==> run a <==
==> flow/design.v <==
package params_pkg;
  parameter int COEFF_WIDTH    = 16;  
  parameter int DATA_WIDTH     = 12;  
  parameter int OUTPUT_WIDTH   = 16;  
  parameter int PIPELINE_DEPTH = 5;   
  parameter int NUM_TAPS       = 16;  
  parameter int INPUT_FRAC     = 11;  
  parameter int COEFF_FRAC     = 14;  
  parameter int OUTPUT_FRAC    = 14;  
  parameter int ACC_WIDTH      = 32;  
  localparam int PROD_WIDTH = DATA_WIDTH + COEFF_WIDTH;  
  localparam int SHIFT_RIGHT = (INPUT_FRAC + COEFF_FRAC) - OUTPUT_FRAC;  
  typedef logic signed [DATA_WIDTH-1:0]    in_t;
  typedef logic signed [COEFF_WIDTH-1:0]  coeff_t;
  typedef logic signed [PROD_WIDTH-1:0]   prod_t;
  typedef logic signed [ACC_WIDTH-1:0]    acc_t;
  typedef logic signed [OUTPUT_WIDTH-1:0] out_t;
  localparam logic [NUM_TAPS*COEFF_WIDTH-1:0] COEFF_ROM = {
    -16'sd28,
    -16'sd1014,
    -16'sd1589,
    -16'sd1638,
    -16'sd1153,
    -16'sd261,
    16'sd790,
    16'sd1710,
    16'sd2177,
    16'sd2110,
    16'sd1594,
    16'sd845,
    16'sd184,
    -16'sd179,
    -16'sd226,
    -16'sd116
  };
endpackage
import params_pkg::*;
module algorithm_core (
  input  logic                 clk,
  input  logic                 rst_n,
  input  logic                 s_valid,
  output logic                 s_ready,
  input  params_pkg::in_t      s_data,
  output logic                 m_valid,
  input  logic                 m_ready,
  output params_pkg::out_t     m_data
);
  assign s_ready = 1'b1;
  logic signed [DATA_WIDTH-1:0] samples [0:NUM_TAPS-1];
  logic valid_pipe [0:PIPELINE_DEPTH];
  logic signed [PROD_WIDTH-1:0] prods_comb [0:NUM_TAPS-1];
  params_pkg::acc_t prod_ext_comb [0:NUM_TAPS-1];
  params_pkg::acc_t stage_prod_reg   [0:NUM_TAPS-1];  
  params_pkg::acc_t stage_sum8_reg   [0:8-1];        
  params_pkg::acc_t stage_sum4_reg   [0:4-1];        
  params_pkg::acc_t stage_sum2_reg   [0:2-1];        
  params_pkg::acc_t stage_final_reg;                 
  genvar i;
  generate
    for (i = 0; i < NUM_TAPS; i++) begin : PROD_COMB
      always_comb begin
        prods_comb[i] = $signed(samples[i]) * $signed(COEFF_ROM[i*COEFF_WIDTH +: COEFF_WIDTH]);
        prod_ext_comb[i] = $signed({{(ACC_WIDTH-PROD_WIDTH){prods_comb[i][PROD_WIDTH-1]}}, prods_comb[i]});
      end
    end
  endgenerate
  integer idx;
  always_ff @(posedge clk or negedge rst_n) begin
    if (!rst_n) begin
      for (idx = 0; idx < NUM_TAPS; idx = idx + 1) begin
        samples[idx] <= '0;
      end
      for (idx = 0; idx <= PIPELINE_DEPTH; idx = idx + 1) begin
        valid_pipe[idx] <= 1'b0;
      end
      for (idx = 0; idx < NUM_TAPS; idx = idx + 1) begin
        stage_prod_reg[idx] <= '0;
      end
      for (idx = 0; idx < 8; idx = idx + 1) begin
        stage_sum8_reg[idx] <= '0;
      end
      for (idx = 0; idx < 4; idx = idx + 1) begin
        stage_sum4_reg[idx] <= '0;
      end
      for (idx = 0; idx < 2; idx = idx + 1) begin
        stage_sum2_reg[idx] <= '0;
      end
      stage_final_reg <= '0;
    end else begin
      if (s_valid && s_ready) begin
        for (idx = NUM_TAPS-1; idx >= 1; idx = idx - 1) begin
          samples[idx] <= samples[idx-1];
        end
        samples[0] <= s_data;
      end
      valid_pipe[0] <= s_valid & s_ready;
      for (idx = 0; idx < PIPELINE_DEPTH; idx = idx + 1) begin
        valid_pipe[idx+1] <= valid_pipe[idx];
      end
      for (idx = 0; idx < NUM_TAPS; idx = idx + 1) begin
        stage_prod_reg[idx] <= prod_ext_comb[idx];
      end
      for (idx = 0; idx < 8; idx = idx + 1) begin
        stage_sum8_reg[idx] <= stage_prod_reg[2*idx] + stage_prod_reg[2*idx + 1];
      end
      for (idx = 0; idx < 4; idx = idx + 1) begin
        stage_sum4_reg[idx] <= stage_sum8_reg[2*idx] + stage_sum8_reg[2*idx + 1];
      end
      for (idx = 0; idx < 2; idx = idx + 1) begin
        stage_sum2_reg[idx] <= stage_sum4_reg[2*idx] + stage_sum4_reg[2*idx + 1];
      end
      stage_final_reg <= stage_sum2_reg[0] + stage_sum2_reg[1];
    end
  end
  logic signed [ACC_WIDTH-1:0] shifted_acc;
  always_comb begin
    if (SHIFT_RIGHT >= 0)
      shifted_acc = $signed(stage_final_reg) >>> SHIFT_RIGHT;
    else
      shifted_acc = $signed(stage_final_reg) <<< (-SHIFT_RIGHT);
  end
  assign m_data  = params_pkg::out_t'(shifted_acc[OUTPUT_WIDTH-1:0]);
  assign m_valid = valid_pipe[PIPELINE_DEPTH];
endmodule
import params_pkg::*;
module algorithm_top (
  input  logic                 clk,
  input  logic                 rst_n,
  input  logic                 s_valid,
  output logic                 s_ready,
  input  params_pkg::in_t      s_data,
  output logic                 m_valid,
  input  logic                 m_ready,
  output params_pkg::out_t     m_data
);
  algorithm_core u_core (
    .clk      (clk),
    .rst_n    (rst_n),
    .s_valid  (s_valid),
    .s_ready  (s_ready),
    .s_data   (s_data),
    .m_valid  (m_valid),
    .m_ready  (m_ready),
    .m_data   (m_data)
  );
endmodule
==> flow/run.sh <==
#!/bin/bash
# the make line also repeats each setting of config.mk as NAME=value (left out here)
make -C /OpenROAD-flow-scripts/flow DESIGN_CONFIG=/design/flow/config.mk WORK_HOME=/design/flow/orfs CLKGATE_MAP_FILE= finish
==> flow/config.mk <==
export PLATFORM = sky130hd
export DESIGN_NAME = algorithm_top
export DESIGN_NICKNAME = algorithm_top
export VERILOG_FILES = /design/flow/design.v
export SDC_FILE = /design/flow/constraint.sdc
export NUM_CORES = 4
export LEC_CHECK = 0
export CAP_MARGIN = 10
export CELL_PAD_IN_SITES_DETAIL_PLACEMENT = 2
export CORE_ASPECT_RATIO = 1.38
export CORE_MARGIN = 2
export CORE_UTILIZATION = 33
export CTS_CLUSTER_DIAMETER = 397
export GPL_ROUTABILITY_DRIVEN = 0
export MAX_ROUTING_LAYER = met4
export MIN_ROUTING_LAYER = met2
export PLACE_DENSITY_LB_ADDON = 0.01
export SETUP_SLACK_MARGIN = -0.03
export SLEW_MARGIN = 15
export TNS_END_PERCENT = 40
==> flow/constraint.sdc <==
create_clock -name core_clock -period 7.65 [get_ports {clk}]
set_input_delay 1.5300 -clock core_clock [delete_from_list [all_inputs] [get_ports {clk}]]
set_output_delay 1.5300 -clock core_clock [all_outputs]
set_load 0.01 [all_outputs]
==> inputs of run b, as changes to run a <==
Settings changed: CAP_MARGIN 10 to 20, CELL_PAD_IN_SITES_DETAIL_PLACEMENT 2 to unset, CORE_ASPECT_RATIO 1.38 to unset, CORE_UTILIZATION 33 to 64, CTS_CLUSTER_DIAMETER 397 to unset, GPL_ROUTABILITY_DRIVEN 0 to unset, MAX_ROUTING_LAYER met4 to unset, MIN_ROUTING_LAYER met2 to unset, PLACE_DENSITY_LB_ADDON 0.01 to unset, SETUP_SLACK_MARGIN -0.03 to unset, SLEW_MARGIN 15 to 20, TNS_END_PERCENT 40 to unset.
==> flow/constraint.sdc (replaced) <==
create_clock -name core_clock -period 4.87 [get_ports {clk}]
set_input_delay 0.9740 -clock core_clock [delete_from_list [all_inputs] [get_ports {clk}]]
set_output_delay 0.9740 -clock core_clock [all_outputs]
set_load 0.01 [all_outputs]
==> inputs of run c, as changes to run a <==
Settings changed: ABC_AREA set to 1, CAP_MARGIN 10 to 15, CELL_PAD_IN_SITES_GLOBAL_PLACEMENT set to 2, CORE_ASPECT_RATIO 1.38 to 0.92, CORE_MARGIN 2 to 3, CORE_UTILIZATION 33 to 24, CTS_CLUSTER_DIAMETER 397 to 202, GPL_ROUTABILITY_DRIVEN 0 to 1, GPL_TIMING_DRIVEN set to 0, HOLD_SLACK_MARGIN set to 0.06, MAX_ROUTING_LAYER met4 to unset, PLACE_DENSITY_LB_ADDON 0.01 to unset, SETUP_SLACK_MARGIN -0.03 to unset, SLEW_MARGIN 15 to 20, TNS_END_PERCENT 40 to 70.
==> flow/constraint.sdc (replaced) <==
create_clock -name core_clock -period 4.03 [get_ports {clk}]
set_input_delay 0.8060 -clock core_clock [delete_from_list [all_inputs] [get_ports {clk}]]
set_output_delay 0.8060 -clock core_clock [all_outputs]
set_load 0.01 [all_outputs]
==> comparison <==
Run c finished but fails on negative setup slack. Run a finished with timing, DRC and antenna clean. Run b finished with negative setup slack left. Hold slack: run b < run c < run a. Of run b and run c, run c has the higher synthesized cell count (gap about 33%, measured against run c). Clock skew, lowest first: run b, run a, run c. The lowest first-iteration DRC count belongs to run b, the highest to run c. In run b the global-route usage is lower than in run a, by 1.7 points.
==> figures <==
|  | run b | run c | run a |
|---|---|---|---|
| Post-synthesis share of cell area spent on and, or, nand and nor gates | 0.06977 | 0.2136 | 0.06977 |
| Crit path max-delay cell type | fa_2 | fa_1 | fa_1 |
| RR Endpoint | u_core.stage_prod_reg[10][21]$_DFF_PN0_ | u_core.stage_prod_reg[11][22]$_DFF_PN0_ | u_core.stage_prod_reg[10][21]$_DFF_PN0_ |
| Comb area | 49,690 sq um | 61,650 sq um | 48,920 sq um |
| Latency at later pin | 0.74 ns | 0.90 ns | 0.76 ns |
| Most used cell along the critical path | - | fa_1 | fa_1 |
| Outcome | finished with violations | finished with violations | timing/DRC/antenna clean |
| Violated checks | negative setup slack | negative setup slack | - |
| Clock buffer instance count of the final layout | 136 | 147 | 140 |
| First-pass GRT wire length | 284.3 mm | 497.7 mm | 361.7 mm |
| Repair and plain buffers | 319 | 489 | 57 |
| Clock buffers created by TritonCTS | 103 | 124 | 111 |
